Design top, start of the top module:
module top #(parameter WIDTH = 32)
(
	input				   clk,
	input				   rst,
	input 				   div_ready,
	input 				   div_datavalid_i,
	input 	   [WIDTH-1:0] div_dividend_i,
	input 	   [WIDTH-1:0] div_divisor_i,
	output reg 		 	   div_doing_o,
	output reg 		 	   div_qrvalid_o,
	output reg [WIDTH-1:0] div_quotient_o,
	output reg [WIDTH-1:0] div_remainder_o
);
reg [2*WIDTH  :0] div_remainder_r 	[WIDTH-1:0];
reg [2*WIDTH-1:0] div_divisor_r   	[WIDTH-1:0];
reg [  WIDTH-1:0] div_quotient_r  	[WIDTH-1:0];
reg               div_data_valid_r 	[WIDTH-1:0];
reg 		 	  div_qrvalid_r;
reg [WIDTH-1:0]   div_quotiento_r;
reg [WIDTH-1:0]   div_remaindero_r;
always @(posedge clk) begin
    if (rst) begin
    	div_doing_o <= 1'b0;
    end
    else if (div_qrvalid_o) begin
      	div_doing_o <= 1'b0;
    end
    else if(div_datavalid_i) begin
      	div_doing_o <= 1'b1;
    end
end
always @(posedge clk ) begin
	if (rst) begin
    	div_quotient_o 	<= 1'b0;
		div_remainder_o	<= 0;
		div_qrvalid_o	<=0;
    end
	else if (div_ready)begin
		div_quotient_o 	<= 1'b0;
		div_remainder_o	<= 0;
		div_qrvalid_o	<=0;
	end
	else if(div_qrvalid_r)begin
		div_quotient_o 	<= div_quotiento_r;
		div_remainder_o	<= div_remaindero_r;
		div_qrvalid_o	<= div_qrvalid_r;
	end
end
genvar div_m_var;
always @ (posedge clk ) begin
	if (rst) begin
		div_remainder_r	[0] <= {2*WIDTH+1{1'b0}};
		div_divisor_r  	[0] <= {2*WIDTH  {1'b0}};
		div_quotient_r 	[0] <= {  WIDTH  {1'b0}};
		div_data_valid_r[0] <=            1'b0  ;
	end else if (div_datavalid_i) begin
		if (|div_divisor_i) begin 
			div_remainder_r	[0] 	<= (div_dividend_i<<1) - (div_divisor_i<<WIDTH);
			div_divisor_r  	[0] 	<= div_divisor_i<<WIDTH;
			div_quotient_r 	[0] 	<= {  WIDTH  {1'b0}};
			div_data_valid_r[0] 	<=            1'b1  ;
		end else begin
			div_remainder_r	[0] 	<= {2*WIDTH+1{1'b0}};
			div_divisor_r  	[0] 	<= {2*WIDTH  {1'b0}};
			div_quotient_r 	[0] 	<= {  WIDTH  {1'b0}};
			div_data_valid_r[0] 	<=            1'b0  ;
		end
	end else begin
		div_remainder_r	[0]		<= {2*WIDTH+1{1'b0}};
		div_divisor_r  	[0]		<= {2*WIDTH  {1'b0}};
		div_quotient_r 	[0]		<= {  WIDTH  {1'b0}};
		div_data_valid_r[0]		<=            1'b0  ;
	end
end
generate
  ...
export LEC_CHECK = 0
export CAP_MARGIN = 20
export CELL_PAD_IN_SITES_GLOBAL_PLACEMENT = 2
export CORE_ASPECT_RATIO = 1.12
export CORE_MARGIN = 2
export CORE_UTILIZATION = 52
export CTS_CLUSTER_SIZE = 17
export GPL_ROUTABILITY_DRIVEN = 1
export GPL_TIMING_DRIVEN = 0
export MAX_ROUTING_LAYER = met5
export MIN_ROUTING_LAYER = met1
export SLEW_MARGIN = 15
create_clock -name core_clock -period 4.54 [get_ports {clk}]
run.sh (not shown) runs the stock make flow with config.mk's settings and CLKGATE_MAP_FILE=.
The baseline produced a layout that fails on negative setup slack.
Change:
==> flow/config.mk (replaced) <==
export PLATFORM = sky130hd
export DESIGN_NAME = top
export DESIGN_NICKNAME = top
export VERILOG_FILES = /design/flow/design.v
export SDC_FILE = /design/flow/constraint.sdc
export NUM_CORES = 4
export LEC_CHECK = 0
export CAP_MARGIN = 20
export CORE_MARGIN = 2
export CORE_UTILIZATION = 72
export HOLD_SLACK_MARGIN = -0.09
export SLEW_MARGIN = 20
==> flow/constraint.sdc (replaced) <==
create_clock -name core_clock -period 4.55 [get_ports {clk}]
set_input_delay 0.9100 -clock core_clock [delete_from_list [all_inputs] [get_ports {clk}]]
set_output_delay 0.9100 -clock core_clock [all_outputs]
set_load 0.01 [all_outputs]
After rerunning:
- Now the flow failed in global routing (GRT-0232)
- synthesized cell count does not change
- synthesized area does not change
- die area fell by 28%
Change:
--- a/flow/config.mk
+++ b/flow/config.mk
@@ -9,4 +9,3 @@
 export CORE_MARGIN = 2
-export CORE_UTILIZATION = 72
-export HOLD_SLACK_MARGIN = -0.09
+export CORE_UTILIZATION = 15
 export SLEW_MARGIN = 20
==> flow/constraint.sdc (replaced) <==
create_clock -name core_clock -period 6.58 [get_ports {clk}]
set_input_delay 1.3160 -clock core_clock [delete_from_list [all_inputs] [get_ports {clk}]]
set_output_delay 1.3160 -clock core_clock [all_outputs]
set_load 0.01 [all_outputs]
What happened: The new run completed with no timing, DRC or antenna violations; die size climbs to 4.8 times its value; area after synthesis is unchanged; synthesized cell count stays the same.
Change:
--- a/flow/config.mk
+++ b/flow/config.mk
@@ -9,3 +9,5 @@
 export CORE_MARGIN = 2
-export CORE_UTILIZATION = 15
+export CORE_UTILIZATION = 70
+export PLACE_DENSITY = 0.37
+export SETUP_SLACK_MARGIN = 1.52
 export SLEW_MARGIN = 20
==> flow/constraint.sdc (replaced) <==
create_clock -name core_clock -period 5.2 [get_ports {clk}]
set_input_delay 1.0400 -clock core_clock [delete_from_list [all_inputs] [get_ports {clk}]]
set_output_delay 1.0400 -clock core_clock [all_outputs]
set_load 0.01 [all_outputs]
Result: Now the flow ran to the end with violations: negative setup slack. Cell count falls by 31%. Total power went up by 33%. Hold slack barely changes. Area after synthesis stays the same. Count of clock-buffer cells in the layout went down by 29. Critical path depth came out higher by 2. Clock skew goes down by 16 ps.
Change:
--- a/flow/config.mk
+++ b/flow/config.mk
@@ -7,7 +7,10 @@
 export LEC_CHECK = 0
+export ABC_AREA = 1
 export CAP_MARGIN = 20
+export CELL_PAD_IN_SITES_DETAIL_PLACEMENT = 1
+export CORE_ASPECT_RATIO = 1.66
 export CORE_MARGIN = 2
-export CORE_UTILIZATION = 70
-export PLACE_DENSITY = 0.37
-export SETUP_SLACK_MARGIN = 1.52
-export SLEW_MARGIN = 20
+export CORE_UTILIZATION = 40
+export GPL_TIMING_DRIVEN = 0
+export MAX_ROUTING_LAYER = met5
+export SLEW_MARGIN = 35
==> flow/constraint.sdc (replaced) <==
create_clock -name core_clock -period 7.5 [get_ports {clk}]
set_input_delay 1.5000 -clock core_clock [delete_from_list [all_inputs] [get_ports {clk}]]
set_output_delay 1.5000 -clock core_clock [all_outputs]
set_load 0.01 [all_outputs]
This time the run passed the timing, DRC and antenna checks.
Routed wire length came out higher by well over a third.
Fmax shrinks by a few percent.
Utilization decreases by 39 points.
Count of clock-buffer cells in the layout falls by 28.
Cell count goes up by well over a third.
Area after synthesis increases by roughly a tenth.
Via count is higher by well over a third.
Worst hold slack degrades by 5.3 ps.
Change:
==> flow/config.mk (replaced) <==
export PLATFORM = sky130hd
export DESIGN_NAME = top
export DESIGN_NICKNAME = top
export VERILOG_FILES = /design/flow/design.v
export SDC_FILE = /design/flow/constraint.sdc
export NUM_CORES = 4
export LEC_CHECK = 0
export ABC_AREA = 0
export CAP_MARGIN = 20
export CORE_MARGIN = 2
export CORE_UTILIZATION = 72
export HOLD_SLACK_MARGIN = -0.08
export PLACE_DENSITY = 0.95
export SETUP_SLACK_MARGIN = -0.35
export SLEW_MARGIN = 20
==> flow/constraint.sdc (replaced) <==
create_clock -name core_clock -period 3.72 [get_ports {clk}]
set_input_delay 0.7440 -clock core_clock [delete_from_list [all_inputs] [get_ports {clk}]]
set_output_delay 0.7440 -clock core_clock [all_outputs]
set_load 0.01 [all_outputs]
=> The changed run ended with an error in global routing, error GRT-0116. Die size shrinks by 50%. Area after synthesis shrinks by 11%. Synthesized cell count shrinks by 34%.

Starting RTL as in the previous note.
export LEC_CHECK = 0
export ABC_AREA = 0
export CAP_MARGIN = 20
export CORE_MARGIN = 2
export CORE_UTILIZATION = 72
export HOLD_SLACK_MARGIN = -0.08
export PLACE_DENSITY = 0.94
export SETUP_SLACK_MARGIN = 1.1
export SLEW_MARGIN = 20
create_clock -name core_clock -period 3.72 [get_ports {clk}]
The starting point did not get past clock tree synthesis (4_1_cts) with DPL-0033.
==> next run, changes <==
ABC_AREA = default   (was 0)
HOLD_SLACK_MARGIN = default   (was -0.08)
PLACE_DENSITY = 0.95   (was 0.94)
SETUP_SLACK_MARGIN = default   (was 1.1)
clock period = 5.2 ns   (was 3.72 ns; I/O delays follow)
What happened:
- This time the run did not get past global routing (5_1_grt)
- synthesized area is unchanged
- die size does not change
- synthesized cell count is unchanged

## alpha
top again, from the RTL that the note above started with.
Settings: LEC_CHECK=0, CAP_MARGIN=20, CORE_MARGIN=2, CORE_UTILIZATION=40, SLEW_MARGIN=20; clock period 7.5 ns.
alpha | status: complete | timing, DRC, antenna: pass
Relative to alpha, the following input files were edited for beta:
# alpha
export LEC_CHECK = 0
export CAP_MARGIN = 20
export CORE_MARGIN = 2
export CORE_UTILIZATION = 40
export SLEW_MARGIN = 20
create_clock -name core_clock -period 7.5 [get_ports {clk}]
# beta
export LEC_CHECK = 0
export ABC_AREA = 1
export CAP_MARGIN = 20
export CORE_MARGIN = 2
export CORE_UTILIZATION = 72
export HOLD_SLACK_MARGIN = -0.08
export PLACE_DENSITY = 0.95
export SETUP_SLACK_MARGIN = 1.1
export SLEW_MARGIN = 20
create_clock -name core_clock -period 3.72 [get_ports {clk}]
Findings:
beta did not finish; the tool stopped in global routing with error GRT-0232. Going from alpha to beta, the width of the die was found to have gone down by 21%. Relative to alpha, synthesized chip area reported by yosys has increased by 12% in beta. Compared with alpha, in beta adder-cell share of the synthesized area now smaller; die size now smaller.
### beta -> gamma
# beta
export LEC_CHECK = 0
export ABC_AREA = 1
export CAP_MARGIN = 20
export CORE_MARGIN = 2
export CORE_UTILIZATION = 72
export HOLD_SLACK_MARGIN = -0.08
export PLACE_DENSITY = 0.95
export SETUP_SLACK_MARGIN = 1.1
export SLEW_MARGIN = 20
create_clock -name core_clock -period 3.72 [get_ports {clk}]
# gamma
export LEC_CHECK = 0
export CAP_MARGIN = 20
export CORE_MARGIN = 2
export CORE_UTILIZATION = 40
export SLEW_MARGIN = 20
create_clock -name core_clock -period 6.58 [get_ports {clk}]
gamma vs. beta: number of synthesized register bits held; compound-gate portion of the synthesized area went down; die height went up; sum of net half-perimeters after detailed placement now sits lower; number of standard cells after synthesis now smaller.
Side by side, share of the synthesized netlist area taken by xor and xnor gates turned out higher in gamma than in beta.
Max post-place instance area across beta and gamma: beta
gamma went all the way through the flow, and no timing, DRC or antenna check failed.
No activity file was given, so power comes from the tool's default toggle rates.
